==> flow/run.sh <==
#!/bin/bash
# the make line also repeats each setting of config.mk as NAME=value (left out here)
make -C /OpenROAD-flow-scripts/flow DESIGN_CONFIG=/design/flow/config.mk WORK_HOME=/design/flow/orfs CLKGATE_MAP_FILE= finish
==> flow/config.mk <==
export PLATFORM = sky130hd
export DESIGN_NAME = uart_rx
export DESIGN_NICKNAME = uart_rx
export VERILOG_FILES = /design/flow/design.v
export SDC_FILE = /design/flow/constraint.sdc
export NUM_CORES = 4
export LEC_CHECK = 0
export ABC_AREA = 1
export CAP_MARGIN = 20
export CORE_MARGIN = 2
export CORE_UTILIZATION = 72
export CTS_CLUSTER_DIAMETER = 192
export CTS_CLUSTER_SIZE = 99
export HOLD_SLACK_MARGIN = 0.3
export PLACE_DENSITY = 0.38
export SETUP_SLACK_MARGIN = -1.49
export SLEW_MARGIN = 20
export TNS_END_PERCENT = 5
==> flow/constraint.sdc <==
create_clock -name core_clock -period 61.9 [get_ports {i_Clock}]
set_input_delay 12.3800 -clock core_clock [delete_from_list [all_inputs] [get_ports {i_Clock}]]
set_output_delay 12.3800 -clock core_clock [all_outputs]
set_load 0.01 [all_outputs]
==> flow/design.v <==
module uart_rx
  #(parameter CLKS_PER_BIT = 104)
  (
   input        i_Clock,
   input        i_Rst,
   input        i_Rx_Serial,
   output reg [15:0] o_Rx_Byte,
  output reg square_wave,
  output reg pin1,
  output  reg pin2
  );
  parameter s_IDLE         = 3'b000;
  parameter s_RX_START_BIT = 3'b001;
  parameter s_RX_DATA_BITS = 3'b010;
  parameter s_RX_STOP_BIT  = 3'b011;
  parameter s_CLEANUP      = 3'b100;
  reg  [7:0] data_check;
  reg [7:0] first_8bit;
  reg [7:0] second_8bit;
  reg           r_Rx_Data_R;
  reg           r_Rx_Data;
  reg [15:0]     r_Clock_Count;
  reg [4:0]     r_Bit_Index;  
  reg [15:0]     r_Rx_Byte;
  reg [2:0]     r_SM_Main;
wire [60:0] distZ = 61'hFFFFFFFFFFFFFF;
reg [23:0] counter;
reg toggle;
reg toggle_n;
wire [23:0] store;
wire [15:0] distA;
reg [15:0] distB;
reg stop;
reg [15:0] rpm;
assign distA =40*distZ;
assign store = (rpm == 16'd0) ? 24'hFFFFFF : (18 * 100000)/ rpm;
  always @(posedge i_Clock)
    begin
    if (i_Rst)
    begin
      r_Rx_Data_R <= 1'b1;
      r_Rx_Data   <= 1'b1;
      o_Rx_Byte   <= 16'd0;
      rpm         <= 16'd0;
      counter     <= 24'd0;
      toggle      <= 1'b1;
      distB       <= 16'd0;
      stop        <= 1'b0;
      square_wave <= 1'b1;
      pin1        <= 1'b0;
      pin2        <= 1'b0;
    end
    else
    begin
      r_Rx_Data_R <= i_Rx_Serial;
      r_Rx_Data   <= i_Rx_Serial;
     o_Rx_Byte[15:8] <= second_8bit;
     o_Rx_Byte[7:0] <= first_8bit;
     rpm <= {second_8bit, first_8bit};
toggle_n = toggle;
if (stop==0)
begin
counter <= counter + 1;
if (counter >= store )
begin
toggle_n = ~toggle;
toggle <= toggle_n;
counter<=0;
if (second_8bit[7] == 0)
begin
pin1 <= 0;
pin2 <= 1;
end
else
begin
pin1 <= 1;
pin2 <= 0;
end
if (toggle_n==0)
begin
distB <= distB +1;
end
end
if (distB ==distA)
begin
stop <= 1;
end
else
begin
square_wave <= toggle_n;
end
end
end
end
always @(posedge i_Clock)
begin
    if (i_Rst)
    begin
      r_SM_Main     <= s_IDLE;
      r_Clock_Count <= 16'd0;
      r_Bit_Index   <= 5'd0;
      r_Rx_Byte     <= 16'd0;
      data_check    <= 8'h00;
      first_8bit    <= 8'h00;
      second_8bit   <= 8'h00;
    end
    else
      case (r_SM_Main)
        s_IDLE :
          begin
            r_Clock_Count <= 0;
            r_Bit_Index   <= 0;
            if (r_Rx_Data == 1'b0)           
              r_SM_Main <= s_RX_START_BIT;
            else
              r_SM_Main <= s_IDLE;
          end
        s_RX_START_BIT :
          begin
            if (r_Clock_Count == (CLKS_PER_BIT-1)/2)
              begin
                if (r_Rx_Data == 1'b0)
                  begin
                    r_Clock_Count <= 0;   
                    r_SM_Main     <= s_RX_DATA_BITS;
                  end
                else
                  r_SM_Main <= s_IDLE;
              end
            else
              begin
                r_Clock_Count <= r_Clock_Count + 1;
                r_SM_Main     <= s_RX_START_BIT;
              end
          end  
        s_RX_DATA_BITS :
          begin
            if (r_Clock_Count < CLKS_PER_BIT-1)
              begin
                r_Clock_Count <= r_Clock_Count + 1;
                r_SM_Main     <= s_RX_DATA_BITS;
              end
            else
              begin
                r_Clock_Count          <= 0;
                r_Rx_Byte[r_Bit_Index] <= r_Rx_Data;
                if (r_Bit_Index < 8)
                  begin
                    r_Bit_Index <= r_Bit_Index + 1;
                    r_SM_Main   <= s_RX_DATA_BITS;
                  end
                else
                  begin
						 if (data_check == 8'h01)
						 begin
                   first_8bit <= r_Rx_Byte[7:0];
						 data_check <= 8'h00;
						 end
						 if (data_check == 8'h00)
						 begin
					second_8bit <= r_Rx_Byte[7:0];
						 data_check <= 8'h01;
						 end
                    r_Bit_Index <= 0;
                    r_SM_Main   <= s_RX_STOP_BIT;
                  end
              end
          end  
        s_RX_STOP_BIT :
          begin
            if (r_Clock_Count < CLKS_PER_BIT-1)
              begin
                r_Clock_Count <= r_Clock_Count + 1;
                r_SM_Main     <= s_RX_STOP_BIT;
              end
            else
              begin
                r_Clock_Count <= 0;
                r_SM_Main     <= s_CLEANUP;
              end
          end  
        s_CLEANUP :
          begin
            r_SM_Main <= s_IDLE;
          end
        default :
          r_SM_Main <= s_IDLE;
      endcase
    end
endmodule  
==> results of run 1 <==
[final cells by class]
type / instances / area (µm²)
inverter: 679 / 2660
fill: 2122 / 4450
timing repair buffer: 381 / 3100
clock inverter: 6 / 55.1
tap: 525 / 657
multi-input combinational: 4039 / 26000
clock buffer: 25 / 485
timing repair inverter: 12 / 85.1
sequential: 114 / 2280
antenna: 6 / 15.0
[through the flow]
step                cells  util, %
floorplan            4924        -
global placement     5570     78.4
detailed placement   5570     78.4
CTS                  5606     80.0
global route         5781     88.8
finish               5787     88.8
[metal layers]
layer	vias up	GRT usage (%)	routed length, µm
li1	17100	-	-
met1	16600	49.8	38800
met2	2924	67.6	47000
met3	1080	4.69	14200
met4	10	16.2	9680
met5	-	0	171
[repair_timing]
action | CTS | global route
buffers inserted | 2 | 164
gates resized | 26 | 511
gates cloned | 3 | 18
pin swaps | 4 | 228
hold buffers | 0 | 0
endpoints found under the setup margin | 44 | 44
==> run notes, run 1 <==
yosys + openroad results -> Area leader share=16.9%, CP Class=reg -> reg, largest net degree at the start of global routing=47, Worst Setup EP=distB[15], drt pass-1 iters=22, area fraction in mux cells=0.0344%, Hold Crit Class=reg -> reg, vias per cell=6.52, Fin. Hold Viols=0, Setup WS pre-CTS=-2950 ps, Post-Synth Simple-Gate Area=34.5%, status=complete, but fails checks, Slew @ Worst Pin=1200 ps, xor/xnor share=9.94%, endpoints failing setup=44, Total Neg Setup Slack=-116130 ps, cell count after synthesis=4924, remaining antenna violation count=0, initial core utilization=73.0%, CTS root buf=clkbuf_16, DP Area=0.0312 mm², Worst slew margin=19.3%, CTS sink count=114, arrival time worst endpoint=65230 ps, Syn Nets=5319, worst hold stages=1, Row Count=73, Post-Syn Area=0.0291 mm², Synth Area in Adders=16.9%, die height=205 µm, vias in the first global route=29.8k, total number of yosys warnings=1, Top logic family=simple AND/OR/NAND/NOR gates, delay-heaviest family, CP=AND-OR/OR-AND gates, CTS buffer count=17, EDFF count, synth=0, Hold Path End=r_Clock_Count[4], clk slew on worst S/H paths=50 ps, routability cong.=0.995, DR iter-0 viols=5324, GRT Util Overall=39.4%, Hold Path Origin=r_Clock_Count[3], crit-path max FO=20, top-count cell post-synth=nand2_1, Yosys Instances=4924, drt total wl=110000 µm, Synth flops=114, CTS tree=yes, Final Max Tran Viols=0, NumNets Final=5639, r2r startpoint=o_Rx_Byte[7], global-route wire length before repair=139000 µm, CP max-delay cell=o21ai_1, worst stage delay on the critical path=920 ps, Longest Clk Path Bufs=2, DR vias=37.7k, post-synthesis sequential area ratio=7.85%, Critical Path Source Type=register, wire per inst=19.0 µm, GRT overflow=0, Bufs and invs on worst path=68, cell type with the largest total area=ha_1, cycle use final=105%, hold_ws=428 ps, initial antenna violation count=9, chip area in the Yosys report=0.0291 mm², Critical Path RT=62190 ps, unrepaired setup endpoints after global routing=true, I/O Buffers=21, Commonest cells post-synth=nand2_1, inv_1, a21oi_1, asr flop ratio synth=0%, Final Cell Area=0.0354 mm², die area=0.0420 mm², Worst Setup SP=o_Rx_Byte[7], core box area=0.0398 mm², Worst setup EP type=register, tool warnings=35, hpwl dp=64800 µm, FF-to-FF setup slack=-3040 ps, clk_skew=8.81 ps, distinct lib cells=68, num ports=22, area growth from synthesis to layout=21.7%, most numerous cell on the critical path=nand2_1, Fail Reasons=setup timing, Crit path depth=457, Reg-to-Reg End=distB[15], R2R cell count=457, Mean Syn Cell Area=5.90 µm², yosys aoi share=20.3%, # DRC=0, maxcap violations=0, Worst-Skew Late Latency=410 ps, FMAX=15.4 MHz, width of the chip=205 µm, Most used DFF post-synth=dfxtp_1, min Tclk post-route=64940 ps, top cells, area=ha_1, nand2_1, inv_1, Setup WS post-layout=-3040 ps, number of H-tree levels=4
==> run 2: changes to the inputs <==
- HOLD_SLACK_MARGIN: 0.3 -> not set
- SETUP_SLACK_MARGIN: -1.49 -> not set
- clock period: 61.9 -> 72.4 ns (I/O delays scaled with it)
==> run 2 against run 1 <==
Against the previous run:
- non-clock buffer count shrank 254
- the run now finishes clean
- hold slack got worse by 2.6 ps
- clock-buffer cell count shrank 6
- highest routed layer is now met4
- flip-flop count did not move
==> run notes, run 2 <==
yosys + openroad results -> yosys aoi share=20.3%, # DRC=0, Area leader share=16.9%, initial core utilization=73.0%, Worst Setup SP=o_Rx_Byte[1], Top logic family=simple AND/OR/NAND/NOR gates, Crit path depth=471, hold_buf cts=0, initial antenna violation count=0, Syn Nets=5319, FF-to-FF setup slack=5440 ps, NumNets Final=5384, remaining antenna violation count=0, Slew @ Worst Pin=1050 ps, CP Class=reg -> reg, Critical Path RT=72710 ps, Mean Syn Cell Area=5.90 µm², CTS sink count=114, CP max-delay cell=o21ai_0, asr flop ratio synth=0%, number of H-tree levels=4, Critical Path Source Type=register, worst stage delay on the critical path=560 ps, cycle use final=92.5%, hpwl dp=63700 µm, Worst-Skew Late Latency=420 ps, r2r startpoint=o_Rx_Byte[1], Synth flops=114, clk slew on worst S/H paths=60 ps, endpoints failing setup=0, R2R cell count=471, Yosys Instances=4924, Hold Crit Class=reg -> reg, GRT Util Overall=39.1%, Commonest cells post-synth=nand2_1, inv_1, a21oi_1, routability cong.=1.05, Synth Area in Adders=16.9%, area growth from synthesis to layout=8.55%, MI comb area=0.0243 mm², distinct lib cells=68, largest net degree at the start of global routing=43, CTS tree=yes, Hold Path Origin=second_8bit[4], status=no timing/DRC/antenna violations, Setup WS post-layout=5440 ps, num ports=22, Hold Path End=o_Rx_Byte[12], GRT overflow=0, Row Count=73, register area=0.00228 mm², CTS root buf=clkbuf_16, I/O Buffers=21, clk_skew=7.35 ps, most numerous cell on the critical path=nand2_1, drt pass-1 iters=8, arrival time worst endpoint=67270 ps, DR vias=33.1k, Post-Synth Simple-Gate Area=34.5%, min Tclk post-route=66960 ps, post-synthesis sequential area ratio=7.85%, crit-path max FO=25, Worst setup EP type=register, top-count cell post-synth=nand2_1, Longest Clk Path Bufs=2, maxcap violations=0, tool warnings=34, top cells, area=ha_1, nand2_1, inv_1, drt total wl=87500 µm, delay-heaviest family, CP=AND-OR/OR-AND gates, FMAX=14.9 MHz, die height=205 µm, area fraction in mux cells=0.0344%, CTS buffer count=17, Layout fillers=3220, Final Max Tran Viols=0, chip area in the Yosys report=0.0291 mm², cell count after synthesis=4924, Fin. Hold Viols=0, n_diodes=0, vias in the first global route=29.3k, worst hold stages=2, global-route wire length before repair=138000 µm, xor/xnor share=9.94%, core box area=0.0398 mm², die area=0.0420 mm², Setup WS pre-CTS=-2380 ps, Bufs and invs on worst path=70, DR iter-0 viols=3329, Reg-to-Reg End=distB[15], Most used DFF post-synth=dfxtp_1, vias per cell=5.98, wire per inst=15.8 µm, cell type with the largest total area=ha_1, Worst Setup EP=distB[15], Worst slew margin=30.0%, EDFF count, synth=0, width of the chip=205 µm, Post-Syn Area=0.0291 mm², total number of yosys warnings=1
-- run 2: cell type report --
| type | instances | share of cell area (%) |
|---|---|---|
| repair inverters | 9 | 0.174 |
| well taps | 525 | 2.08 |
| multi-input cells | 4041 | 76.9 |
| inverters | 679 | 8.36 |
| clock buffers | 19 | 1.40 |
| clock inverters | 13 | 0.583 |
| flip-flops and latches | 114 | 7.24 |
| repair buffers | 127 | 3.21 |
-- run 2: per-stage QoR --
step	setup TNS (ps)	instance area (µm²)	hold slack, ps	std cells	utilization, %
6_report	0	31600	426	5527	79.2
5_1_grt	-11290	31600	446	5527	79.2
4_1_cts	0	30400	427	5443	76.4
3_5_place_dp	-70880	29700	418	5409	74.7
3_3_place_gp	-46.4	29700	415	5409	74.7
2_1_floorplan	0	29100	410	4924	-
-- run 2: repair_timing --
action,CTS,global route
buffers inserted,0,67
resized,19,161
hold endpoints to repair,0,0
pin swaps,0,40
gates cloned,2,17
endpoints found under the setup margin,44,44
-- run 2: per-layer routing --
layer | track usage, % | vias up | part of all wire (%)
li1 | - | 16600 | -
met1 | 49.9 | 14700 | 42
met2 | 66.2 | 1412 | 45
met3 | 4.44 | 338 | 8.0
met4 | 17.4 | 0 | 4.8
met5 | 0 | - | 0
==> run 3: changes to the inputs <==
- ABC_AREA: 1 -> not set
- CTS_CLUSTER_DIAMETER: 192 -> not set
- CTS_CLUSTER_SIZE: 99 -> not set
- PLACE_DENSITY: 0.38 -> not set
- TNS_END_PERCENT: 5 -> not set
- clock period: 72.4 -> 22.1 ns (I/O delays scaled with it)
==> run 3 against run 2 <==
Against the previous run:
- synthesized cell count is 12% lower
- the run now fails in 3_5_place_dp
- die size is 3.1% higher
- synthesized area is 3.2% higher
==> run notes, run 3 <==
run results: status=did not finish, Exit stage=3_5_place_dp, first error=[ERROR DPL-0038] Utilization greater than 100%, impossible to legalize, die area=0.0433 mm², Post-Syn Area=0.0300 mm², post-synthesis sequential area ratio=7.61%, Synth Area in Adders=16.4%, initial core utilization=73.3%, Mean Syn Cell Area=6.94 µm², Post-Synth Simple-Gate Area=28.2%, yosys aoi share=30.5%, Top logic family=AND-OR/OR-AND gates, die height=208 µm, Commonest cells post-synth=nor2_1, ha_1, a21oi_1, Row Count=74, routability cong.=1.07, cell count after synthesis=4321, num ports=22, Area leader share=16.4%, chip area in the Yosys report=0.0300 mm², distinct lib cells=116, total number of yosys warnings=1, EDFF count, synth=0, asr flop ratio synth=0%, Yosys Instances=4321, width of the chip=208 µm, top cells, area=ha_1, dfxtp_1, a21oi_1, Syn Nets=4716, area fraction in mux cells=4.36%, core box area=0.0409 mm², top-count cell post-synth=nor2_1, Synth flops=114, xor/xnor share=8.93%, cell type with the largest total area=ha_1, I/O Buffers=21, Most used DFF post-synth=dfxtp_1
-- run 3: per-stage QoR --
step              cell area (µm²)   TNS, ps  hold WS (ps)  instances
floorplan                   31800  -2210020           394       4321
global placement            43500  -2088540           400       6330
==> run 4: changes to the inputs <==
- ABC_AREA: not set -> 1
- CTS_CLUSTER_SIZE: not set -> 62
- HOLD_SLACK_MARGIN: not set -> 0.3
- PLACE_DENSITY_LB_ADDON: not set -> 0.2
- clock period: 22.1 -> 61.0 ns (I/O delays scaled with it)
==> run 4 against run 3 <==
Against the previous run:
- the flow stops in 5_1_grt
- synthesized area is 3.1% lower
- die size is 3.0% lower
- synthesized cell count is 14% higher
==> run notes, run 4 <==
run results: hold_buf cts=0, core box area=0.0398 mm², Synth flops=114, Area leader share=16.9%, Mean Syn Cell Area=5.90 µm², status=did not finish, num ports=22, top cells, area=ha_1, nand2_1, inv_1, EDFF count, synth=0, routability cong.=1.02, first error=[ERROR GRT-0232] Routing congestion too high. Check the congestion heatmap in the GUI., top-count cell post-synth=nand2_1, CTS sink count=114, GRT overflow=6655, GRT Util Overall=114%, Commonest cells post-synth=nand2_1, inv_1, a21oi_1, I/O Buffers=21, Longest Clk Path Bufs=2, post-synthesis sequential area ratio=7.85%, Exit stage=5_1_grt, Synth Area in Adders=16.9%, Most used DFF post-synth=dfxtp_1, distinct lib cells=68, Syn Nets=5319, CTS root buf=clkbuf_16, Yosys Instances=4924, die area=0.0420 mm², width of the chip=205 µm, total number of yosys warnings=1, Post-Synth Simple-Gate Area=34.5%, cell count after synthesis=4924, Inst Count DP=5562, cell type with the largest total area=ha_1, CTS buffer count=17, Post-Syn Area=0.0291 mm², asr flop ratio synth=0%, xor/xnor share=9.94%, number of H-tree levels=4, hpwl dp=66300 µm, area fraction in mux cells=0.0344%, Top logic family=simple AND/OR/NAND/NOR gates, Row Count=73, initial core utilization=73.0%, chip area in the Yosys report=0.0291 mm², yosys aoi share=20.3%, die height=205 µm
-- run 4: timing repair --
action	in CTS
hold endpoints to repair	0
cloned	9
setup endpoints to repair	44
setup buffers	57
pin swaps	44
gates resized	93
-- run 4: through the flow --
step | TNS [ps] | setup WS [ps] | utilization, % | area, µm²
floorplan | -9310 | -896 | - | 30400
detailed placement | -139610 | -3840 | 79.7 | 31700
global placement | -24430 | -1130 | 79.7 | 31700
CTS | 0 | 0.561 | 83.5 | 33300
-- run 4: metal layers --
layer,overflow,global-route usage (%)
met2,5455,165
met5,15,65.7
met1,156,93.7
met4,860,120
met3,169,82.9
==> run 5: changes to the inputs <==
- CORE_UTILIZATION: 72 -> 65
- CTS_CLUSTER_DIAMETER: not set -> 340
- CTS_CLUSTER_SIZE: 62 -> 99
- HOLD_SLACK_MARGIN: 0.3 -> not set
- PLACE_DENSITY_LB_ADDON: 0.2 -> not set
- clock period: 61.0 -> 47.6 ns (I/O delays scaled with it)
==> run 5 against run 4 <==
Against the previous run:
- the flow stops in 4_1_cts
- synthesized area is the same
- synthesized cell count stayed put
- die size is 11% higher
==> run notes, run 5 <==
run results: status=did not finish, Exit stage=4_1_cts, first error=[ERROR DPL-0038] Utilization greater than 100%, impossible to legalize, Yosys Instances=4924, num ports=22, Post-Synth Simple-Gate Area=34.5%, Synth Area in Adders=16.9%, Most used DFF post-synth=dfxtp_1, yosys aoi share=20.3%, width of the chip=215 µm, DP Area=0.0418 mm², top-count cell post-synth=nand2_1, die area=0.0464 mm², die height=215 µm, chip area in the Yosys report=0.0291 mm², Commonest cells post-synth=nand2_1, inv_1, a21oi_1, top cells, area=ha_1, nand2_1, inv_1, Area leader share=16.9%, xor/xnor share=9.94%, routability cong.=1.02, Syn Nets=5319, distinct lib cells=68, Row Count=77, area fraction in mux cells=0.0344%, Synth flops=114, cell type with the largest total area=ha_1, initial core utilization=65.7%, Post-Syn Area=0.0291 mm², core box area=0.0442 mm², total number of yosys warnings=1, EDFF count, synth=0, asr flop ratio synth=0%, post-synthesis sequential area ratio=7.85%, Top logic family=simple AND/OR/NAND/NOR gates, hpwl dp=104000 µm, cell count after synthesis=4924, I/O Buffers=21, Mean Syn Cell Area=5.90 µm²
run 5: per-stage QoR:
step	worst slack, ps	std cells	setup TNS (ps)
2_1_floorplan	-14300	4924	-598800
3_3_place_gp	-10460	6957	-440960
3_5_place_dp	-16440	6957	-703650
==> run 6: changes to the inputs <==
- ABC_AREA: 1 -> not set
- CORE_ASPECT_RATIO: not set -> 0.5
- CORE_UTILIZATION: 65 -> 72
- CTS_CLUSTER_DIAMETER: 340 -> 96
- CTS_CLUSTER_SIZE: 99 -> 98
- GPL_ROUTABILITY_DRIVEN: not set -> 0
- GPL_TIMING_DRIVEN: not set -> 0
- PLACE_DENSITY_LB_ADDON: not set -> 0.29
- TNS_END_PERCENT: not set -> 5
- clock period: 47.6 -> 100.0 ns (I/O delays scaled with it)
==> run 6 against run 5 <==
Against the previous run:
- now clean on timing, DRC and antenna
- synthesized area grew 3.2%
- synthesized cell count fell by 12%
- die size fell by 6.5%
==> run notes, run 6 <==
yosys + openroad results -> status=no timing/DRC/antenna violations, Area leader share=16.4%, CTS tree=yes, drt pass-1 iters=8, remaining antenna violation count=0, Total Neg Setup Slack=0 ps, min Tclk post-route=95050 ps, clk_skew=9.86 ps, Top logic family=AND-OR/OR-AND gates, initial antenna violation count=1, worst hold stages=1, die area=0.0434 mm², CTS root buf=clkbuf_16, DR vias=35.2k, R2R cell count=460, xor/xnor share=8.93%, Synth Area in Adders=16.4%, Slew @ Worst Pin=1190 ps, Reg-to-Reg End=distB[15], top cells, area=ha_1, dfxtp_1, a21oi_1, initial core utilization=73.6%, chip area in the Yosys report=0.0300 mm², distinct lib cells=116, Worst Setup SP=o_Rx_Byte[0], Mean Syn Cell Area=6.94 µm², top-count cell post-synth=nor2_1, met1 wire length=39500 µm, top routing layer in use=met4, Syn Nets=4716, DR iter-0 viols=4899, Critical Path RT=100290 ps, die height=148 µm, Setup WS pre-CTS=-8500 ps, FF-to-FF setup slack=4950 ps, cycle use final=95.0%, Layout fillers=2807, Longest Clk Path Bufs=2, met3 WL=11700 µm, Hold Path End=r_SM_Main[0], Final Cell Area=0.0326 mm², hpwl dp=72000 µm, area fraction in mux cells=4.36%, worst stage delay on the critical path=740 ps, Hold Crit Class=reg -> reg, CP max-delay cell=o211ai_1, CTS sink count=114, core box area=0.0407 mm², global-route wire length before repair=153000 µm, Worst slew margin=19.9%, num ports=22, I/O Buffers=21, r2r startpoint=o_Rx_Byte[0], width of the chip=293 µm, Worst-Skew Late Latency=420 ps, Hold Path Origin=r_SM_Main[1], most numerous cell on the critical path=o21ai_0, Post-Synth Simple-Gate Area=28.2%, GRT overflow=0, cell count after synthesis=4321, FMAX=10.5 MHz, NumNets Final=4781, hold_buf cts=0, drt total wl=98300 µm, Setup WS post-layout=4950 ps, vias in the first global route=31.5k, yosys aoi share=30.5%, Worst setup EP type=register, clk slew on worst S/H paths=50 ps, maxcap violations=0, asr flop ratio synth=0%, Critical Path Source Type=register, Crit path depth=460, area growth from synthesis to layout=8.65%, crit-path max FO=19, Bufs and invs on worst path=47, GRT Util Overall=41.9%, Most used DFF post-synth=dfxtp_1, Worst Setup EP=distB[15], Row Count=52, arrival time worst endpoint=95330 ps, CTS buffer count=17, Yosys Instances=4321, post-synthesis sequential area ratio=7.61%, Final Max Tran Viols=0, vias per cell=7.13, number of H-tree levels=4, largest net degree at the start of global routing=31, Detail Route met2 WL=41900 µm, delay-heaviest family, CP=AND-OR/OR-AND gates, Fin. Hold Viols=0, EDFF count, synth=0, DP Area=0.0309 mm², tool warnings=32, total number of yosys warnings=1, CP Class=reg -> reg, endpoints failing setup=0, Commonest cells post-synth=nor2_1, ha_1, a21oi_1, Synth flops=114, Post-Syn Area=0.0300 mm², cell type with the largest total area=ha_1, wire per inst=19.9 µm, # DRC=0
[run 6: cell type report]
type / count / area [µm²] / share of cell area [%]
Timing Repair Buffer: 56 / 531 / 1.63
Clock buffer: 20 / 467 / 1.43
Antenna cell: 1 / 2.50 / 0.00768
Inverter: 182 / 687 / 2.11
Sequential cell: 114 / 2280 / 7.01
Buffer: 115 / 617 / 1.89
Multi-Input combinational cell: 3900 / 27200 / 83.4
Clock inverter: 10 / 134 / 0.411
Tap cell: 540 / 676 / 2.07
[run 6: repair_timing]
action                                 in CTS  in global routing
setup buffers                               5                 26
setup endpoints to repair                  44                 44
endpoints found under the hold margin       0                  0
gates resized                              66                202
pin swaps                                   3                 16
gates cloned                                0                  0
[run 6: metrics by stage]
| step | instances | util (%) | hold WS, ps |
|---|---|---|---|
| after floorplan | 4321 | - | 394 |
| after global placement | 4882 | 75.8 | 397 |
| after detailed placement | 4885 | 76.0 | 436 |
| after CTS | 4919 | 78.0 | 448 |
| after global routing | 4937 | 80.0 | 452 |
| final | 4938 | 80.0 | 443 |
[run 6: per-layer routing]
metal | track usage [%] | vias up
met5 | 0 | -
met4 | 19.8 | 0
met3 | 7.22 | 546
met2 | 67.3 | 2337
met1 | 54.9 | 16100
li1 | - | 16200
==> run 7: changes to the inputs <==
- ABC_AREA: not set -> 1
- CORE_ASPECT_RATIO: 0.5 -> not set
- CTS_CLUSTER_DIAMETER: 96 -> 377
- CTS_CLUSTER_SIZE: 98 -> 50
- GPL_ROUTABILITY_DRIVEN: 0 -> not set
- GPL_TIMING_DRIVEN: 0 -> not set
- MAX_ROUTING_LAYER: not set -> met4
- PLACE_DENSITY_LB_ADDON: 0.29 -> 0.2
- TNS_END_PERCENT: 5 -> not set
- clock period: 100.0 -> 59.9 ns (I/O delays scaled with it)
==> run 7 against run 6 <==
Against the previous run:
- the run now fails in 5_1_grt
- synthesized area down 3.1%
- die size down 3.2%
- synthesized cell count up 14%
==> run notes, run 7 <==
run results: status=did not finish, Exit stage=5_1_grt, first error=[ERROR GRT-0232] Routing congestion too high. Check the congestion heatmap in the GUI., hpwl dp=67000 µm, post-synthesis sequential area ratio=7.85%, die area=0.0420 mm², top-count cell post-synth=nand2_1, num ports=22, CTS root buf=clkbuf_16, Post-Synth Simple-Gate Area=34.5%, Setup WS pre-CTS=-3180 ps, distinct lib cells=68, Post-Syn Area=0.0291 mm², I/O Buffers=21, Synth Area in Adders=16.9%, asr flop ratio synth=0%, hold_buf cts=0, chip area in the Yosys report=0.0291 mm², initial core utilization=73.0%, Row Count=73, CTS sink count=114, Longest Clk Path Bufs=2, Area leader share=16.9%, GRT overflow=10.3k, total number of yosys warnings=1, Top logic family=simple AND/OR/NAND/NOR gates, CTS buffer count=17, core box area=0.0398 mm², cell count after synthesis=4924, GRT Util Overall=130%, width of the chip=205 µm, yosys aoi share=20.3%, EDFF count, synth=0, xor/xnor share=9.94%, routability cong.=1.07, Syn Nets=5319, Mean Syn Cell Area=5.90 µm², Commonest cells post-synth=nand2_1, inv_1, a21oi_1, die height=205 µm, Most used DFF post-synth=dfxtp_1, Yosys Instances=4924, area fraction in mux cells=0.0344%, number of H-tree levels=4, Synth flops=114, top cells, area=ha_1, nand2_1, inv_1, cell type with the largest total area=ha_1
## run 7: routing by layer
layer	global-route usage, %	overflow
met1	97.9	329
met3	94.1	447
met4	122	939
met5	-	-
met2	203	8546
## run 7: what timing repair did
item                                    4_1_cts
resized                                     108
hold endpoints to repair                      0
endpoints found under the setup margin       44
buffers inserted                             76
pin swaps                                    55
gates cloned                                 10
## run 7: stage by stage
stage | std cells | area [µm²] | TNS (ps) | util [%]
after floorplan | 4924 | 30400 | -57600 | -
after global placement | 5601 | 32000 | -2870 | 80.5
after detailed placement | 5601 | 32000 | -113060 | 80.5
after CTS | 5718 | 33800 | 0 | 84.9
==> run 8: changes to the inputs <==
- CAP_MARGIN: 20 -> 5
- CORE_ASPECT_RATIO: not set -> 1.44
- CORE_UTILIZATION: 72 -> 40
- CTS_CLUSTER_DIAMETER: 377 -> not set
- CTS_CLUSTER_SIZE: 50 -> 49
- MAX_ROUTING_LAYER: met4 -> not set
- PLACE_DENSITY_LB_ADDON: 0.2 -> not set
- SLEW_MARGIN: 20 -> 10
- clock period: 59.9 -> 100.0 ns (I/O delays scaled with it)
==> run 8 against run 7 <==
Against the previous run:
- the run now finishes clean
- synthesized area stayed put
- die size is 78% higher
- synthesized cell count stayed put
==> run notes, run 8 <==
yosys + openroad results -> R2R cell count=467, I/O Buffers=21, CP max-delay cell=a21oi_1, EDFF count, synth=0, Non-Filler Instances=5863, Row Count=118, largest net degree at the start of global routing=43, CTS tree=yes, DR vias=31.2k, drt total wl=89100 µm, tool warnings=32, GRT Util Overall=23.2%, Commonest cells post-synth=nand2_1, inv_1, a21oi_1, Syn Nets=5319, die area=0.0749 mm², CTS buffer count=17, Total Neg Setup Slack=0 ps, arrival time worst endpoint=79580 ps, top cells, area=ha_1, nand2_1, inv_1, CP Class=reg -> reg, Mean Syn Cell Area=5.90 µm², num ports=22, Final Max Tran Viols=0, Top logic family=simple AND/OR/NAND/NOR gates, NumNets Final=5285, Bufs and invs on worst path=71, top-count cell post-synth=nand2_1, maxcap violations=0, Critical Path Source Type=register, cell type with the largest total area=ha_1, remaining antenna violation count=0, status=no timing/DRC/antenna violations, Slew @ Worst Pin=903 ps, # DRC=0, Yosys Instances=4924, drt pass-1 iters=6, n_diodes=0, Most used DFF post-synth=dfxtp_1, vias per cell=5.32, core box area=0.0719 mm², chip area in the Yosys report=0.0291 mm², CTS sink count=114, FMAX=12.6 MHz, Worst Setup EP=distB[15], Longest Clk Path Bufs=2, Synth flops=114, Fin. Hold Viols=0, most numerous cell on the critical path=nand2_1, total number of yosys warnings=1, area growth from synthesis to layout=5.89%, Post-Synth Simple-Gate Area=34.5%, hold_buf cts=0, worst stage delay on the critical path=710 ps, FF-to-FF setup slack=20720 ps, cycle use final=79.3%, r2r startpoint=o_Rx_Byte[0], Setup Fix Bufs, Post-CTS=0, initial core utilization=40.4%, worst hold stages=2, number of H-tree levels=4, DR iter-0 viols=1733, Worst-Skew Late Latency=420 ps, vias in the first global route=29.6k, cell count after synthesis=4924, clk slew on worst S/H paths=60 ps, clk_skew=9.72 ps, distinct lib cells=68, width of the chip=229 µm, die height=327 µm, min Tclk post-route=79280 ps, area fraction in mux cells=0.0344%, Crit path depth=467, asr flop ratio synth=0%, Worst setup EP type=register, yosys aoi share=20.3%, Area leader share=16.9%, initial antenna violation count=0, Hold Path Origin=second_8bit[3], Hold Crit Class=reg -> reg, delay-heaviest family, CP=AND-OR/OR-AND gates, Hold Path End=o_Rx_Byte[11], CTS root buf=clkbuf_16, hpwl dp=70500 µm, post-synthesis sequential area ratio=7.85%, wire per inst=15.2 µm, Inst Count DP=5831, routability cong.=0.941, global-route wire length before repair=144000 µm, Post-Syn Area=0.0291 mm², Worst Setup SP=o_Rx_Byte[0], unrepaired setup endpoints after global routing=false, Reg-to-Reg End=distB[15], post-CTS sizing=0, GRT overflow=0, crit-path max FO=39, Critical Path RT=100300 ps, Synth Area in Adders=16.9%, Layout fillers=7720, endpoints failing setup=0, xor/xnor share=9.94%, Worst slew margin=39.8%
run 8: stage by stage:
step	setup slack, ps	hold slack, ps	utilization (%)	area [µm²]
after CTS	21160	431	42.8	30800
after global placement	22990	416	42.0	30200
final	20720	430	42.8	30800
after detailed placement	21390	421	42.0	30200
after floorplan	30080	410	-	29100
after global routing	10550	448	42.8	30800
run 8: final cells by class:
| cell class | instances | area [µm²] | area share [%] |
|---|---|---|---|
| multi-input combinational | 4033 | 23800 | 77.2 |
| inverter | 679 | 2550 | 8.29 |
| sequential | 114 | 2280 | 7.42 |
| tap | 960 | 1200 | 3.90 |
| clock buffer | 17 | 425 | 1.38 |
| timing repair buffer | 45 | 390 | 1.27 |
| clock inverter | 15 | 174 | 0.565 |
run 8: metal layers:
layer / track usage (%) / wire length [µm]
met1: 26.3 / 37200
met2: 44.2 / 45100
met3: 1.46 / 2770
met4: 10.2 / 3980
met5: 0 / 0
==> run 9: changes to the inputs <==
- CAP_MARGIN: 5 -> 20
- CORE_ASPECT_RATIO: 1.44 -> not set
- CORE_UTILIZATION: 40 -> 72
- CTS_CLUSTER_DIAMETER: not set -> 318
- CTS_CLUSTER_SIZE: 49 -> 98
- SLEW_MARGIN: 10 -> 20
- clock period: 100.0 -> 58.1 ns (I/O delays scaled with it)
==> run 9 against run 8 <==
Against the previous run:
- the run now fails in 5_1_grt
- synthesized cell count unchanged
- die size decreased by 44%
- synthesized area unchanged
==> run notes, run 9 <==
run results: Area leader share=16.9%, I/O Buffers=21, Syn Nets=5319, initial core utilization=73.0%, Commonest cells post-synth=nand2_1, inv_1, a21oi_1, Exit stage=5_1_grt, distinct lib cells=68, Post-Synth Simple-Gate Area=34.5%, cell type with the largest total area=ha_1, Synth Area in Adders=16.9%, Most used DFF post-synth=dfxtp_1, chip area in the Yosys report=0.0291 mm², number of H-tree levels=4, Synth flops=114, Mean Syn Cell Area=5.90 µm², CTS buffer count=17, asr flop ratio synth=0%, num ports=22, status=did not finish, Yosys Instances=4924, Longest Clk Path Bufs=2, cell count after synthesis=4924, yosys aoi share=20.3%, total number of yosys warnings=1, first error=[ERROR DPL-0038] Utilization greater than 100%, impossible to legalize, xor/xnor share=9.94%, die height=205 µm, top cells, area=ha_1, nand2_1, inv_1, Row Count=73, Top logic family=simple AND/OR/NAND/NOR gates, EDFF count, synth=0, routability cong.=0.995, top-count cell post-synth=nand2_1, hpwl dp=70400 µm, Inst Count DP=5819, area fraction in mux cells=0.0344%, Post-Syn Area=0.0291 mm², core box area=0.0398 mm², hold_buf cts=0, CTS sink count=114, post-synthesis sequential area ratio=7.85%, CTS root buf=clkbuf_16, width of the chip=205 µm, die area=0.0420 mm²
run 9: through the flow:
stage                     setup WS [ps]  instance area [µm²]  hold WS [ps]
after CTS                          4.97                35800           441
after floorplan                   -3800                30400           403
after detailed placement          -2330                33700           422
after global placement            -90.8                33700           414
run 9: what timing repair did:
action                                 CTS
setup endpoints to repair               44
setup buffers                           68
resized                                188
cloned                                  12
pin swaps                              109
endpoints found under the hold margin    0
==> run 10: changes to the inputs <==
- ABC_AREA: 1 -> not set
- CORE_ASPECT_RATIO: not set -> 1.94
- CORE_UTILIZATION: 72 -> 61
- CTS_CLUSTER_DIAMETER: 318 -> 197
- CTS_CLUSTER_SIZE: 98 -> 32
- clock period: 58.1 -> 100.0 ns (I/O delays scaled with it)
==> run 10 against run 9 <==
Against the previous run:
- now clean on timing, DRC and antenna
- synthesized cell count is 12% lower
- die size is 22% higher
- synthesized area is 3.2% higher
==> run notes, run 10 <==
yosys + openroad results -> CTS buffer count=17, worst stage delay on the critical path=700 ps, top routing layer in use=met5, Worst Setup SP=o_Rx_Byte[12], Worst slew margin=29.0%, crit-path max FO=34, xor/xnor share=8.93%, total number of yosys warnings=1, Post-Synth Simple-Gate Area=28.2%, # DRC=0, clk slew on worst S/H paths=60 ps, Mean Syn Cell Area=6.94 µm², die area=0.0510 mm², R2R cell count=426, clk_skew=11.8 ps, delay-heaviest family, CP=AND-OR/OR-AND gates, distinct lib cells=116, DR iter-0 viols=1873, Hold Crit Class=reg -> reg, num ports=22, CP max-delay cell=a31oi_1, status=no timing/DRC/antenna violations, GRT Util Overall=40.5%, core box area=0.0488 mm², hold_buf cts=0, wire per inst=21.5 µm, post-synthesis sequential area ratio=7.61%, EDFF count, synth=0, Bufs and invs on worst path=9, Yosys Instances=4321, routability cong.=0.985, initial antenna violation count=2, Hold Path Origin=r_SM_Main[1], Syn Nets=4716, Detail Route met2 WL=53100 µm, r2r startpoint=o_Rx_Byte[12], Hold Path End=r_SM_Main[0], min Tclk post-route=92580 ps, arrival time worst endpoint=92870 ps, endpoints failing setup=0, cell type with the largest total area=ha_1, DR vias=33.2k, Top logic family=AND-OR/OR-AND gates, area growth from synthesis to layout=5.74%, CTS tree=yes, chip area in the Yosys report=0.0300 mm², Final Max Tran Viols=0, Critical Path RT=100290 ps, number of H-tree levels=4, Synth flops=114, initial core utilization=61.5%, Critical Path Source Type=register, cell count after synthesis=4321, Worst setup EP type=register, Worst-Skew Late Latency=440 ps, I/O Buffers=21, CTS sink count=114, Final Util=65.0%, asr flop ratio synth=0%, largest net degree at the start of global routing=76, vias per cell=6.73, die height=313 µm, NumNets Final=4688, Row Count=113, Total Neg Setup Slack=0 ps, yosys aoi share=30.5%, met1 wire length=35700 µm, Crit path depth=426, tool warnings=34, maxcap violations=0, top-count cell post-synth=nor2_1, met3 WL=5400 µm, Layout fillers=4612, Slew @ Worst Pin=1060 ps, remaining antenna violation count=0, width of the chip=163 µm, global-route wire length before repair=166000 µm, drt pass-1 iters=6, FMAX=10.8 MHz, vias in the first global route=33.0k, Fin. Hold Viols=0, Longest Clk Path Bufs=2, drt total wl=106000 µm, CP Class=reg -> reg, area fraction in mux cells=4.36%, cycle use final=92.6%, Synth Area in Adders=16.4%, top cells, area=ha_1, dfxtp_1, a21oi_1, Area leader share=16.4%, hpwl dp=84000 µm, FF-to-FF setup slack=7420 ps, Worst Setup EP=distB[11], Most used DFF post-synth=dfxtp_1, Post-Syn Area=0.0300 mm², Reg-to-Reg End=distB[11], most numerous cell on the critical path=o21ai_0, GRT overflow=0, worst hold stages=1, hold_ws=430 ps, Commonest cells post-synth=nor2_1, ha_1, a21oi_1, CTS root buf=clkbuf_16
[run 10: cell type report]
| class | count | area, µm² | area share (%) |
|---|---|---|---|
| Clock buffer | 20 | 467 | 1.47 |
| Multi-Input combinational cell | 3901 | 26700 | 84.2 |
| Clock inverter | 12 | 155 | 0.489 |
| Sequential cell | 114 | 2280 | 7.20 |
| Tap cell | 632 | 791 | 2.49 |
| Inverter | 182 | 683 | 2.15 |
| Timing Repair Buffer | 77 | 626 | 1.97 |
| Antenna cell | 1 | 2.50 | 0.00789 |
[run 10: metrics by stage]
stage | instance area, µm² | setup WS, ps | instances
2_1_floorplan | 30000 | 13680 | 4321
3_3_place_gp | 30900 | 6590 | 4899
3_5_place_dp | 30900 | 4440 | 4899
4_1_cts | 31500 | 3950 | 4931
5_1_grt | 31700 | -70.5 | 4938
6_report | 31700 | 7420 | 4939
[run 10: repair_timing]
item / 4_1_cts / 5_1_grt
buffers inserted: 0 / 6
gates resized: 0 / 32
hold endpoints to repair: 0 / 0
endpoints found under the setup margin: 0 / 44
[run 10: metal layers]
metal  track usage (%)  up-vias
met2              74.6     1211
met3              6.46      601
met5                 0        -
li1                  -    16000
met1              36.7    15400
met4              38.8        2
==> run 11: changes to the inputs <==
- ABC_AREA: not set -> 1
- CAP_MARGIN: 20 -> 35
- CORE_ASPECT_RATIO: 1.94 -> not set
- CORE_UTILIZATION: 61 -> 72
- CTS_CLUSTER_DIAMETER: 197 -> 368
- CTS_CLUSTER_SIZE: 32 -> 15
- GPL_ROUTABILITY_DRIVEN: not set -> 0
- PLACE_DENSITY_LB_ADDON: not set -> 0.02
- SETUP_SLACK_MARGIN: not set -> -0.35
- clock period: 100.0 -> 13.3 ns (I/O delays scaled with it)
==> run 11 against run 10 <==
Against the previous run:
- the flow now stops in 3_5_place_dp
- die size shrank 18%
- synthesized cell count grew 14%
- synthesized area shrank 3.1%
==> run notes, run 11 <==
run results: area fraction in mux cells=0.0344%, first error=[ERROR DPL-0038] Utilization greater than 100%, impossible to legalize, total number of yosys warnings=1, Top logic family=simple AND/OR/NAND/NOR gates, Area leader share=16.9%, Mean Syn Cell Area=5.90 µm², die area=0.0420 mm², top cells, area=ha_1, nand2_1, inv_1, cell type with the largest total area=ha_1, Exit stage=3_5_place_dp, yosys aoi share=20.3%, num ports=22, xor/xnor share=9.94%, initial core utilization=73.0%, Most used DFF post-synth=dfxtp_1, post-synthesis sequential area ratio=7.85%, Synth flops=114, asr flop ratio synth=0%, Row Count=73, top-count cell post-synth=nand2_1, Syn Nets=5319, width of the chip=205 µm, Post-Synth Simple-Gate Area=34.5%, Commonest cells post-synth=nand2_1, inv_1, a21oi_1, die height=205 µm, distinct lib cells=68, core box area=0.0398 mm², chip area in the Yosys report=0.0291 mm², Synth Area in Adders=16.9%, EDFF count, synth=0, status=did not finish, I/O Buffers=21, Post-Syn Area=0.0291 mm², cell count after synthesis=4924, Yosys Instances=4924
run 11: through the flow:
stage / instance area, µm² / cells
floorplan: 30400 / 4924
global placement: 41900 / 6900
==> run 12: changes to the inputs <==
- CAP_MARGIN: 35 -> 20
- CORE_UTILIZATION: 72 -> 66
- CTS_CLUSTER_DIAMETER: 368 -> 329
- CTS_CLUSTER_SIZE: 15 -> 99
- GPL_ROUTABILITY_DRIVEN: 0 -> not set
- PLACE_DENSITY: not set -> 0.36
- PLACE_DENSITY_LB_ADDON: 0.02 -> not set
- SETUP_SLACK_MARGIN: -0.35 -> not set
- clock period: 13.3 -> 52.1 ns (I/O delays scaled with it)
==> run 12 against run 11 <==
Against the previous run:
- the flow again stops in 3_5_place_dp
- synthesized cell count unchanged
- synthesized area did not move
- die size rose by 8.9%
==> run notes, run 12 <==
run results: status=did not finish, Exit stage=3_5_place_dp, first error=[ERROR DPL-0033] detailed placement checks failed during check placement., asr flop ratio synth=0%, core box area=0.0433 mm², top-count cell post-synth=nand2_1, EDFF count, synth=0, width of the chip=214 µm, Synth Area in Adders=16.9%, Post-Syn Area=0.0291 mm², Yosys Instances=4924, Row Count=76, Syn Nets=5319, Area leader share=16.9%, Synth flops=114, routability cong.=1.01, die height=214 µm, initial core utilization=67.2%, area fraction in mux cells=0.0344%, Most used DFF post-synth=dfxtp_1, distinct lib cells=68, I/O Buffers=21, yosys aoi share=20.3%, xor/xnor share=9.94%, total number of yosys warnings=1, Top logic family=simple AND/OR/NAND/NOR gates, Commonest cells post-synth=nand2_1, inv_1, a21oi_1, Post-Synth Simple-Gate Area=34.5%, Mean Syn Cell Area=5.90 µm², post-synthesis sequential area ratio=7.85%, chip area in the Yosys report=0.0291 mm², cell type with the largest total area=ha_1, num ports=22, die area=0.0457 mm², top cells, area=ha_1, nand2_1, inv_1, cell count after synthesis=4924
==> run 12: metrics by stage <==
| step | instances | setup TNS (ps) | worst slack [ps] |
|---|---|---|---|
| after floorplan | 4924 | -400800 | -9800 |
| after global placement | 6941 | -241880 | -5930 |
==> run 13: changes to the inputs <==
- CELL_PAD_IN_SITES_DETAIL_PLACEMENT: not set -> 0
- CORE_ASPECT_RATIO: not set -> 0.64
- CORE_UTILIZATION: 66 -> 71
- CTS_CLUSTER_DIAMETER: 329 -> 242
- CTS_CLUSTER_SIZE: 99 -> 64
- GPL_ROUTABILITY_DRIVEN: not set -> 0
- GPL_TIMING_DRIVEN: not set -> 1
- HOLD_SLACK_MARGIN: not set -> -0.08
- MAX_ROUTING_LAYER: not set -> met4
- MIN_ROUTING_LAYER: not set -> met1
- PLACE_DENSITY: 0.36 -> not set
- PLACE_DENSITY_LB_ADDON: not set -> 0.24
- SLEW_MARGIN: 20 -> 0
- clock period: 52.1 -> 63.0 ns (I/O delays scaled with it)
==> run 13 against run 12 <==
Against the previous run:
- the run fails in 5_1_grt
- die size shrank 6.8%
- synthesized cell count is the same
- synthesized area is the same
==> run notes, run 13 <==
run results: Commonest cells post-synth=nand2_1, inv_1, a21oi_1, core box area=0.0405 mm², die height=166 µm, CTS buffer count=17, Area leader share=16.9%, CTS sink count=114, Most used DFF post-synth=dfxtp_1, total number of yosys warnings=1, die area=0.0426 mm², top cells, area=ha_1, nand2_1, inv_1, cell type with the largest total area=ha_1, DP Area=0.0314 mm², Syn Nets=5319, Synth flops=114, EDFF count, synth=0, yosys aoi share=20.3%, xor/xnor share=9.94%, first error=[ERROR GRT-0232] Routing congestion too high. Check the congestion heatmap in the GUI., I/O Buffers=21, area fraction in mux cells=0.0344%, Yosys Instances=4924, width of the chip=257 µm, Mean Syn Cell Area=5.90 µm², Exit stage=5_1_grt, Top logic family=simple AND/OR/NAND/NOR gates, Post-Syn Area=0.0291 mm², asr flop ratio synth=0%, Inst Count DP=5605, status=did not finish, CTS root buf=clkbuf_16, hold_buf cts=0, top-count cell post-synth=nand2_1, Longest Clk Path Bufs=2, number of H-tree levels=4, cell count after synthesis=4924, initial core utilization=71.7%, chip area in the Yosys report=0.0291 mm², GRT Util Overall=99.4%, GRT overflow=1763, Synth Area in Adders=16.9%, post-synthesis sequential area ratio=7.85%, Row Count=59, distinct lib cells=68, hpwl dp=72100 µm, num ports=22, Post-Synth Simple-Gate Area=34.5%
[run 13: timing repair]
item | in CTS
pin swaps | 21
setup endpoints to repair | 44
cloned | 10
setup buffers | 41
resized | 76
[run 13: per-stage QoR]
step                      setup slack, ps  setup TNS [ps]  util [%]
after global placement               -824          -13290      77.5
after CTS                            3.23               0      80.4
after detailed placement            -3600         -131210      77.5
after floorplan                      2.02               0         -
[run 13: per-layer routing]
| metal | track usage, % | GRT overflow |
|---|---|---|
| met1 | 95.4 | 260 |
| met2 | 109 | 948 |
| met3 | 92.7 | 194 |
| met4 | 100 | 361 |
| met5 | - | - |
==> run 14: changes to the inputs <==
- CELL_PAD_IN_SITES_DETAIL_PLACEMENT: 0 -> not set
- CORE_ASPECT_RATIO: 0.64 -> not set
- CORE_UTILIZATION: 71 -> 72
- CTS_CLUSTER_DIAMETER: 242 -> 329
- CTS_CLUSTER_SIZE: 64 -> 99
- GPL_ROUTABILITY_DRIVEN: 0 -> not set
- GPL_TIMING_DRIVEN: 1 -> not set
- HOLD_SLACK_MARGIN: -0.08 -> not set
- MAX_ROUTING_LAYER: met4 -> not set
- MIN_ROUTING_LAYER: met1 -> not set
- PLACE_DENSITY: not set -> 0.38
- PLACE_DENSITY_LB_ADDON: 0.24 -> not set
- SLEW_MARGIN: 0 -> 20
- TNS_END_PERCENT: not set -> 15
- clock period: 63.0 -> 67.2 ns (I/O delays scaled with it)
==> run 14 against run 13 <==
Against the previous run:
- the run now finishes clean
- synthesized area unchanged
- synthesized cell count unchanged
- die size decreased by 1.5%
==> run notes, run 14 <==
yosys + openroad results -> global-route wire length before repair=138000 µm, vias in the first global route=29.8k, Non-Filler Instances=5685, Worst Setup EP=distB[15], DR vias=34.6k, top routing layer in use=met4, Fin. Hold Viols=0, Worst-Skew Late Latency=430 ps, chip area in the Yosys report=0.0291 mm², min Tclk post-route=64350 ps, R2R cell count=468, n_diodes=0, Syn Nets=5319, vias per cell=6.09, GRT overflow=0, Synth Area in Adders=16.9%, post-synthesis sequential area ratio=7.85%, Worst setup EP type=register, Slew @ Worst Pin=928 ps, Inst Count DP=5520, routability cong.=1.04, Crit path depth=468, status=no timing/DRC/antenna violations, CP max-delay cell=o21ai_0, DR iter-0 viols=3728, xor/xnor share=9.94%, Final Cell Area=0.0334 mm², Hold Path Origin=second_8bit[5], clk slew on worst S/H paths=60 ps, FF-to-FF setup slack=2850 ps, clk_skew=10.1 ps, width of the chip=205 µm, CP Class=reg -> reg, Area leader share=16.9%, cell count after synthesis=4924, Worst Setup SP=o_Rx_Byte[12], Post-Syn Area=0.0291 mm², drt total wl=92700 µm, Longest Clk Path Bufs=2, CTS buffer count=17, asr flop ratio synth=0%, NumNets Final=5542, hold_ws=427 ps, Most used DFF post-synth=dfxtp_1, drt pass-1 iters=7, GRT Util Overall=39.3%, endpoints failing setup=0, EDFF count, synth=0, worst hold stages=2, Critical Path Source Type=register, arrival time worst endpoint=64660 ps, number of H-tree levels=4, Post-Synth Simple-Gate Area=34.5%, core box area=0.0398 mm², most numerous cell on the critical path=nand2_1, total number of yosys warnings=1, distinct lib cells=68, largest net degree at the start of global routing=43, Row Count=73, # DRC=0, wire per inst=16.3 µm, cycle use final=95.8%, Total Neg Setup Slack=0 ps, Final Max Tran Viols=0, Reg-to-Reg End=distB[15], met1 wire length=37300 µm, initial antenna violation count=0, top cells, area=ha_1, nand2_1, inv_1, Detail Route met2 WL=42000 µm, DP Area=0.0306 mm², cell type with the largest total area=ha_1, Hold Crit Class=reg -> reg, maxcap violations=0, initial core utilization=73.0%, met3 WL=8290 µm, CTS root buf=clkbuf_16, Critical Path RT=67510 ps, num ports=22, area growth from synthesis to layout=15.0%, Yosys Instances=4924, tool warnings=35, FMAX=15.5 MHz, hpwl dp=63900 µm, yosys aoi share=20.3%, Top logic family=simple AND/OR/NAND/NOR gates, Commonest cells post-synth=nand2_1, inv_1, a21oi_1, die area=0.0420 mm², Bufs and invs on worst path=65, Hold Path End=o_Rx_Byte[13], I/O Buffers=21, CTS tree=yes, crit-path max FO=14, top-count cell post-synth=nand2_1, Mean Syn Cell Area=5.90 µm², worst stage delay on the critical path=440 ps, remaining antenna violation count=0, Synth flops=114, delay-heaviest family, CP=AND-OR/OR-AND gates, Worst slew margin=37.6%, area fraction in mux cells=0.0344%, r2r startpoint=o_Rx_Byte[12], die height=205 µm, CTS sink count=114
[run 14: stage by stage]
| step | utilization (%) | worst slack [ps] |
|---|---|---|
| floorplan | - | 55.7 |
| global placement | 76.9 | -819 |
| detailed placement | 76.9 | -3150 |
| CTS | 78.9 | 16.8 |
| global route | 83.9 | -1910 |
| finish | 83.9 | 2850 |
[run 14: cell type report]
class	instances	area, µm²
sequential	114	2290
clock inverter	14	178
tap	525	657
clock buffer	18	439
timing repair inverter	10	66.3
inverter	679	2620
fill	2825	6400
multi-input combinational	4043	24900
timing repair buffer	282	2240
[run 14: routing by layer]
metal | up-vias | GRT usage, %
met3 | 455 | 5.22
met1 | 15500 | 49.5
met5 | - | 0
li1 | 16900 | -
met2 | 1716 | 66.6
met4 | 0 | 17.3
[run 14: repair_timing]
| action | CTS | global route |
|---|---|---|
| hold buffers | 0 | 0 |
| cloned | 7 | 14 |
| pin swaps | 3 | 121 |
| setup endpoints to repair | 44 | 44 |
| resized | 38 | 309 |
| setup buffers | 3 | 109 |
==> run 15: changes to the inputs <==
- CAP_MARGIN: 20 -> 5
- CELL_PAD_IN_SITES_GLOBAL_PLACEMENT: not set -> 3
- CORE_ASPECT_RATIO: not set -> 1.44
- CORE_UTILIZATION: 72 -> 48
- CTS_CLUSTER_DIAMETER: 329 -> not set
- CTS_CLUSTER_SIZE: 99 -> 88
- GPL_ROUTABILITY_DRIVEN: not set -> 1
- GPL_TIMING_DRIVEN: not set -> 1
- MAX_ROUTING_LAYER: not set -> met4
- PLACE_DENSITY: 0.38 -> 0.55
- SLEW_MARGIN: 20 -> 10
- TNS_END_PERCENT: 15 -> not set
- clock period: 67.2 -> 123.0 ns (I/O delays scaled with it)
==> run 15 against run 14 <==
Against the previous run:
- the flow now stops in 3_1_place_gp_skip_io
- synthesized cell count unchanged
- die size up 49%
- synthesized area unchanged
==> run notes, run 15 <==
run results: Most used DFF post-synth=dfxtp_1, chip area in the Yosys report=0.0291 mm², die height=299 µm, Commonest cells post-synth=nand2_1, inv_1, a21oi_1, Syn Nets=5319, total number of yosys warnings=1, die area=0.0626 mm², Exit stage=3_1_place_gp_skip_io, top-count cell post-synth=nand2_1, EDFF count, synth=0, initial core utilization=48.3%, cell type with the largest total area=ha_1, Post-Synth Simple-Gate Area=34.5%, Top logic family=simple AND/OR/NAND/NOR gates, asr flop ratio synth=0%, status=did not finish, yosys aoi share=20.3%, core box area=0.0601 mm², Mean Syn Cell Area=5.90 µm², area fraction in mux cells=0.0344%, cell count after synthesis=4924, width of the chip=209 µm, distinct lib cells=68, xor/xnor share=9.94%, Area leader share=16.9%, Synth flops=114, top cells, area=ha_1, nand2_1, inv_1, first error=[ERROR GPL-0301] Utilization 121.150 % exceeds 100%., Row Count=108, Yosys Instances=4924, post-synthesis sequential area ratio=7.85%, Post-Syn Area=0.0291 mm², Synth Area in Adders=16.9%
==> run 16: changes to the inputs <==
- CAP_MARGIN: 5 -> 0
- CELL_PAD_IN_SITES_DETAIL_PLACEMENT: not set -> 1
- CELL_PAD_IN_SITES_GLOBAL_PLACEMENT: 3 -> not set
- CORE_ASPECT_RATIO: 1.44 -> 0.64
- CORE_MARGIN: 2 -> 8
- CORE_UTILIZATION: 48 -> 25
- CTS_CLUSTER_SIZE: 88 -> not set
- GPL_ROUTABILITY_DRIVEN: 1 -> 0
- GPL_TIMING_DRIVEN: 1 -> 0
- HOLD_SLACK_MARGIN: not set -> 0.19
- MIN_ROUTING_LAYER: not set -> met2
- PLACE_DENSITY: 0.55 -> not set
- PLACE_DENSITY_LB_ADDON: not set -> 0.17
- SETUP_SLACK_MARGIN: not set -> -2.0
- SLEW_MARGIN: 10 -> 20
- clock period: 123.0 -> 93.5 ns (I/O delays scaled with it)
==> run 16 against run 15 <==
Against the previous run:
- now clean on timing, DRC and antenna
- synthesized area unchanged
- die size increased by 100%
- synthesized cell count unchanged
==> run notes, run 16 <==
yosys + openroad results -> status=no timing/DRC/antenna violations, asr flop ratio synth=0%, Synth Area in Adders=16.9%, core box area=0.116 mm², Synth flops=114, DR iter-0 viols=4512, Row Count=100, vias per cell=7.03, num ports=22, Setup WS post-layout=6830 ps, FMAX=11.5 MHz, global-route wire length before repair=182000 µm, Worst Setup EP=distB[15], initial core utilization=25.1%, top cells, area=ha_1, nand2_1, inv_1, top-count cell post-synth=nand2_1, cycle use final=92.7%, crit-path max FO=19, Bufs and invs on worst path=119, Commonest cells post-synth=nand2_1, inv_1, a21oi_1, drt total wl=114000 µm, GRT Util Overall=27.8%, Critical Path RT=93820 ps, CTS tree=yes, endpoints failing setup=0, Hold Path End=o_Rx_Byte[6], worst hold stages=2, drt pass-1 iters=9, GRT overflow=0, Syn Nets=5319, EDFF count, synth=0, Post-Syn Area=0.0291 mm², I/O Buffers=21, tool warnings=32, die area=0.128 mm², xor/xnor share=9.94%, # DRC=0, worst stage delay on the critical path=420 ps, DR vias=45.9k, Worst setup EP type=register, width of the chip=442 µm, r2r startpoint=o_Rx_Byte[0], die height=289 µm, maxcap violations=0, min Tclk post-route=86670 ps, chip area in the Yosys report=0.0291 mm², Top logic family=simple AND/OR/NAND/NOR gates, distinct lib cells=68, CTS root buf=clkbuf_16, number of H-tree levels=4, Fin. Hold Viols=0, delay-heaviest family, CP=AND-OR/OR-AND gates, vias in the first global route=51.8k, Crit path depth=523, Worst Setup SP=o_Rx_Byte[0], Hold Path Origin=first_8bit[6], largest net degree at the start of global routing=31, Worst-Skew Late Latency=440 ps, Critical Path Source Type=register, Area leader share=16.9%, yosys aoi share=20.3%, Hold Crit Class=reg -> reg, Reg-to-Reg End=distB[15], wire per inst=17.5 µm, Post-Synth Simple-Gate Area=34.5%, Most used DFF post-synth=dfxtp_1, area fraction in mux cells=0.0344%, post-synthesis sequential area ratio=7.85%, CTS buffer count=17, Setup WS pre-CTS=417 ps, clk slew on worst S/H paths=50 ps, NumNets Final=5380, Layout fillers=15.1k, Worst slew margin=22.0%, FF-to-FF setup slack=6830 ps, Yosys Instances=4924, cell type with the largest total area=ha_1, total number of yosys warnings=1, area growth from synthesis to layout=11.7%, CP Class=reg -> reg, CTS sink count=114, hpwl dp=90500 µm, R2R cell count=523, most numerous cell on the critical path=nand2_1, Final Max Tran Viols=0, clk_skew=13.7 ps, Mean Syn Cell Area=5.90 µm², Slew @ Worst Pin=1170 ps, CP max-delay cell=o21ai_1, cell count after synthesis=4924, arrival time worst endpoint=86990 ps, Longest Clk Path Bufs=2, remaining antenna violation count=0, hold_buf cts=0, initial antenna violation count=0
[run 16: stage by stage]
| stage | util, % | cells | cell area, µm² | hold slack (ps) | setup TNS, ps |
|---|---|---|---|---|---|
| after CTS | 27.8 | 6521 | 32200 | 433 | 0 |
| final | 28.1 | 6532 | 32500 | 430 | 0 |
| after detailed placement | 27.2 | 6489 | 31500 | 425 | 0 |
| after floorplan | - | 4924 | 29100 | 410 | 0 |
| after global placement | 27.0 | 6475 | 31200 | 423 | 0 |
| after global routing | 28.0 | 6528 | 32500 | 456 | -38250 |
[run 16: what timing repair did]
item / CTS / global route
setup buffers: 0 / 9
resized: 0 / 142
endpoints found under the setup margin: 0 / 44
[run 16: cell type report]
type	count	area (µm²)	area share, %
timing repair buffer	45	611	1.88
clock inverter	10	179	0.551
clock buffer	22	464	1.43
sequential	114	2280	7.03
inverter	679	2570	7.90
tap	1530	1910	5.90
buffer	95	537	1.65
antenna	4	10.0	0.0308
multi-input combinational	4033	23900	73.6
[run 16: layer usage]
layer | track usage [%] | share of wire (%) | up-vias
met5 | - | 0 | -
li1 | - | - | 16400
met1 | - | 0 | 16400
met4 | 1.25 | 3.6 | 0
met2 | 27.3 | 46 | 12500
met3 | 44.9 | 51 | 598
